## huffman
module huffman(clk, reset, gray_valid, gray_data, CNT_valid, CNT1, CNT2, CNT3, CNT4, CNT5, CNT6,
    code_valid, HC1, HC2, HC3, HC4, HC5, HC6, M1, M2, M3, M4, M5, M6);
clock: 6.2 ns
lec_check: 0
cap_margin: 20
cell_pad_in_sites_global_placement: 3
core_margin: 8
core_utilization: 40
cts_cluster_diameter: 210
slew_margin: 20
run.sh (not shown) runs the stock make flow with config.mk's settings and CLKGATE_MAP_FILE=.
Rerun with:
- CELL_PAD_IN_SITES_GLOBAL_PLACEMENT: 3 -> unset
- CORE_MARGIN: 8 -> 2
- CORE_UTILIZATION: 40 -> 65
- CTS_CLUSTER_DIAMETER: 210 -> 30
- HOLD_SLACK_MARGIN: unset -> -0.09
- SETUP_SLACK_MARGIN: unset -> -0.3
- clock period: 6.2 -> 4.6 ns (I/O delays scaled with it)
Now the flow finished but failed the layout checks on setup timing.
Wire length went up by 12%.
Hold slack hardly moves.
Sequential power climbs by 34%.
Combinational power is higher by 65%.
Die size decreases by 45%.
Rerun with:
- CORE_UTILIZATION: 65 -> 68
- CTS_CLUSTER_DIAMETER: 30 -> 29
- CTS_CLUSTER_SIZE: unset -> 15
- HOLD_SLACK_MARGIN: -0.09 -> unset
- SETUP_SLACK_MARGIN: -0.3 -> 0.69
- clock period: 4.6 -> 5.56 ns (I/O delays scaled with it)
With this change the flow stopped in global routing (5_1_grt) with GRT-0232.
Die area is lower by a few percent.
Synthesized area is unchanged.
Synthesized cell count is unchanged.
Rerun with:
- CORE_UTILIZATION: 68 -> 70
- CTS_CLUSTER_DIAMETER: 29 -> 49
- CTS_CLUSTER_SIZE: 15 -> unset
- SETUP_SLACK_MARGIN: 0.69 -> 1.03
- clock period: 5.56 -> 5.91 ns (I/O delays scaled with it)
Outcome: With this change the flow completed with no timing, DRC or antenna violations. Area after synthesis does not change. Die size is lower by 2.8%. Synthesized cell count stays the same.
Rerun with:
- CORE_UTILIZATION: 70 -> 65
- CTS_CLUSTER_DIAMETER: 49 -> 29
- SETUP_SLACK_MARGIN: 1.03 -> 0.69
- clock period: 5.91 -> 5.76 ns (I/O delays scaled with it)
Outcome:
- The changed run passed the timing, DRC and antenna checks
- cell area came out lower by about 0.6%
- count of clock-buffer cells in the layout came out higher by 20
- routed wire length came out lower by 21%
Rerun with:
- ABC_AREA: unset -> 1
- CORE_UTILIZATION: 65 -> 66
- CTS_CLUSTER_DIAMETER: 29 -> 340
- CTS_CLUSTER_SIZE: unset -> 95
- PLACE_DENSITY: unset -> 0.41
- SETUP_SLACK_MARGIN: 0.69 -> unset
- TNS_END_PERCENT: unset -> 5
- clock period: 5.76 -> 3.35 ns (I/O delays scaled with it)
=> The changed run died in global routing (5_1_grt) (GRT-0232); synthesized cell count grows by 59%; die size grows by 4.1%; area after synthesis grows by 5.8%.


The RTL this note starts from:
==> flow/design.v <==
module huffman(clk, reset, gray_valid, gray_data, CNT_valid, CNT1, CNT2, CNT3, CNT4, CNT5, CNT6,
    code_valid, HC1, HC2, HC3, HC4, HC5, HC6, M1, M2, M3, M4, M5, M6);
input clk;
input reset;
input gray_valid;
input [7:0] gray_data;
output CNT_valid;
output [7:0] CNT1, CNT2, CNT3, CNT4, CNT5, CNT6;
output code_valid;
output [7:0] HC1, HC2, HC3, HC4, HC5, HC6;
output [7:0] M1, M2, M3, M4, M5, M6;
parameter Wait = 0;
parameter GetData = 1;
parameter Bubble = 2;
parameter Calculate = 3;
parameter Reorder = 4;
parameter Done = 5;
reg [2:0] state;
reg [7:0] gray_data_ [1:6];    
reg [5:0] group_ [1:6];        
reg [7:0] huffman_code [1:6];
reg [7:0] Mi_ [1:6];
reg [6:0] data_count;
reg [2:0] x, y;                
reg [2:0] last;                
reg [2:0] z;                   
reg finishGetData, finish;
assign CNT1 = gray_data_[1];
assign CNT2 = gray_data_[2];
assign CNT3 = gray_data_[3];
assign CNT4 = gray_data_[4];
assign CNT5 = gray_data_[5];
assign CNT6 = gray_data_[6];
assign CNT_valid = finishGetData;
assign HC1 = huffman_code[1];
assign HC2 = huffman_code[2];
assign HC3 = huffman_code[3];
assign HC4 = huffman_code[4];
assign HC5 = huffman_code[5];
assign HC6 = huffman_code[6];
assign M1 = Mi_[1];
assign M2 = Mi_[2];
assign M3 = Mi_[3];
assign M4 = Mi_[4];
assign M5 = Mi_[5];
assign M6 = Mi_[6];
assign code_valid = finish;
wire [7:0] upper_w = gray_data_[last - 3'd1];
wire [7:0] lower_w = gray_data_[last];
wire [5:0] upper_g = group_[last - 3'd1];
wire [5:0] lower_g = group_[last];
integer i;
always@(posedge clk)begin
  finishGetData <= 1'b0;
  finish <= 1'b0;
  if(reset)begin
	state <= Wait;
	data_count <= 7'd0;
	x <= 3'd1;
	y <= 3'd1;
	z <= 3'd1;
	last <= 3'd6;
	for(i = 1;i < 7;i = i + 1)begin
		gray_data_[i] <= 8'd0;
		group_[i] <= 6'd1 << (i - 1);
		Mi_[i] <= 8'd0;
		huffman_code[i] <= 8'd0;
	end
  end
  else begin
	case(state)
		Wait, GetData:begin
			if(gray_valid)begin
				state <= GetData;
				for(i = 1;i < 7;i = i + 1)
					if(gray_data == i)
						gray_data_[i] <= gray_data_[i] + 8'd1;
				data_count <= data_count + 7'd1;
				if(data_count == 7'd99)begin
					finishGetData <= 1'b1;
					state <= Bubble;
				end
			end
		end
		Bubble:begin
			if(gray_data_[x] < gray_data_[x + 3'd1])begin
				gray_data_[x] <= gray_data_[x + 3'd1];
				gray_data_[x + 3'd1] <= gray_data_[x];
				group_[x] <= group_[x + 3'd1];
				group_[x + 3'd1] <= group_[x];
			end
			if((x + y) < 6)
				x <= x + 3'd1;
			else begin
				x <= 3'd1;
				if(y == 3'd5)
					state <= Calculate;
				else
					y <= y + 3'd1;
			end
		end
		Calculate:begin
			for(i = 1;i < 7;i = i + 1)begin
				if(lower_g[i - 1])begin
					huffman_code[i] <= huffman_code[i] | (Mi_[i] + 8'd1);
					Mi_[i] <= {Mi_[i][6:0], 1'b1};
				end
				if(upper_g[i - 1])
					Mi_[i] <= {Mi_[i][6:0], 1'b1};
			end
			gray_data_[last - 3'd1] <= upper_w + lower_w;
			group_[last - 3'd1] <= upper_g | lower_g;
			last <= last - 3'd1;
			z <= last - 3'd1;
			if(last == 3'd2)begin
				finish <= 1'b1;
				state <= Done;
			end
			else
				state <= Reorder;
		end
		Reorder:begin
			if(z >= 3'd2 && gray_data_[z - 3'd1] < gray_data_[z])begin
				gray_data_[z] <= gray_data_[z - 3'd1];
				gray_data_[z - 3'd1] <= gray_data_[z];
				group_[z] <= group_[z - 3'd1];
				group_[z - 3'd1] <= group_[z];
				z <= z - 3'd1;
			end
			else
				state <= Calculate;
		end
		default:
			state <= Done;
	endcase
  end
end
endmodule
clock: 6.2 ns
lec_check: 0
abc_area: 0
cap_margin: 25
cell_pad_in_sites_global_placement: 1
core_aspect_ratio: 1.19
core_margin: 9
core_utilization: 40
cts_cluster_diameter: 210
gpl_routability_driven: 1
hold_slack_margin: -0.04
max_routing_layer: met4
slew_margin: 40
The first run finished with timing, DRC and antenna clean.
Change:
==> flow/config.mk (replaced) <==
export PLATFORM = sky130hd
export DESIGN_NAME = huffman
export DESIGN_NICKNAME = huffman
export VERILOG_FILES = /design/flow/design.v
export SDC_FILE = /design/flow/constraint.sdc
export NUM_CORES = 4
export LEC_CHECK = 0
export CAP_MARGIN = 20
export CORE_MARGIN = 2
export CORE_UTILIZATION = 65
export CTS_CLUSTER_DIAMETER = 41
export CTS_CLUSTER_SIZE = 72
export SETUP_SLACK_MARGIN = 0.67
export SLEW_MARGIN = 20
==> flow/constraint.sdc (replaced) <==
create_clock -name core_clock -period 5.24 [get_ports {clk}]
set_input_delay 1.0480 -clock core_clock [delete_from_list [all_inputs] [get_ports {clk}]]
set_output_delay 1.0480 -clock core_clock [all_outputs]
set_load 0.01 [all_outputs]
After rerunning: The new run passed the timing, DRC and antenna checks; die size falls by 46%; flip-flop count does not change; via count rises by 17%; worst setup slack is worse by 210 ps; routed wire length rises by 1.8%; combinational power rises by 43%.
Change:
--- a/flow/config.mk
+++ b/flow/config.mk
@@ -9,6 +9,3 @@
 export CORE_MARGIN = 2
-export CORE_UTILIZATION = 65
-export CTS_CLUSTER_DIAMETER = 41
-export CTS_CLUSTER_SIZE = 72
-export SETUP_SLACK_MARGIN = 0.67
+export CORE_UTILIZATION = 40
 export SLEW_MARGIN = 20
==> flow/constraint.sdc (replaced) <==
create_clock -name core_clock -period 6.0 [get_ports {clk}]
set_input_delay 1.2000 -clock core_clock [delete_from_list [all_inputs] [get_ports {clk}]]
set_output_delay 1.2000 -clock core_clock [all_outputs]
set_load 0.01 [all_outputs]
Global-route usage drops by 17 points.
Routed wire length drops by roughly a tenth.
Synthesized cell count stays the same.
Clock-buffer cell count climbs by 4.
Final cell count climbs by a few percent.
Worst setup slack gains 200 ps.
Power drops by about a fifth.
Die area climbs by well over a third.
Area after synthesis does not change.
Non-clock buffer count drops by 90.
Sequential power drops by roughly a tenth.
Change:
--- a/flow/config.mk
+++ b/flow/config.mk
@@ -9,3 +9,5 @@
 export CORE_MARGIN = 2
-export CORE_UTILIZATION = 40
+export CORE_UTILIZATION = 72
+export CTS_CLUSTER_SIZE = 51
+export PLACE_DENSITY = 0.65
 export SLEW_MARGIN = 20
==> flow/constraint.sdc (replaced) <==
create_clock -name core_clock -period 2.99 [get_ports {clk}]
set_input_delay 0.5980 -clock core_clock [delete_from_list [all_inputs] [get_ports {clk}]]
set_output_delay 0.5980 -clock core_clock [all_outputs]
set_load 0.01 [all_outputs]
Effect:
- This time the run ended with an error in clock tree synthesis (4_1_cts) on DPL-0038
- synthesized area is unchanged
- die size came out lower by well over a third
- synthesized cell count does not change
Change:
--- a/flow/config.mk
+++ b/flow/config.mk
@@ -9,5 +9,3 @@
 export CORE_MARGIN = 2
-export CORE_UTILIZATION = 72
-export CTS_CLUSTER_SIZE = 51
-export PLACE_DENSITY = 0.65
+export CORE_UTILIZATION = 71
 export SLEW_MARGIN = 20
==> flow/constraint.sdc (replaced) <==
create_clock -name core_clock -period 3.27 [get_ports {clk}]
set_input_delay 0.6540 -clock core_clock [delete_from_list [all_inputs] [get_ports {clk}]]
set_output_delay 0.6540 -clock core_clock [all_outputs]
set_load 0.01 [all_outputs]
Effect:
- The changed run died in clock tree synthesis (4_1_cts) with DPL-0038
- die area came out higher slightly
- area after synthesis does not change
- synthesized cell count does not change
Change:
--- a/flow/config.mk
+++ b/flow/config.mk
@@ -7,5 +7,9 @@
 export LEC_CHECK = 0
+export ABC_AREA = 0
 export CAP_MARGIN = 20
 export CORE_MARGIN = 2
-export CORE_UTILIZATION = 71
+export CORE_UTILIZATION = 72
+export CTS_CLUSTER_DIAMETER = 373
+export CTS_CLUSTER_SIZE = 100
+export PLACE_DENSITY = 0.42
 export SLEW_MARGIN = 20
==> flow/constraint.sdc (replaced) <==
create_clock -name core_clock -period 4.52 [get_ports {clk}]
set_input_delay 0.9040 -clock core_clock [delete_from_list [all_inputs] [get_ports {clk}]]
set_output_delay 0.9040 -clock core_clock [all_outputs]
set_load 0.01 [all_outputs]
With this change the flow ended with an error in global routing (5_1_grt).
Synthesized area is unchanged.
Die size falls by 1.4%.
Synthesized cell count does not change.
Power is estimated from default activity; no workload was simulated.
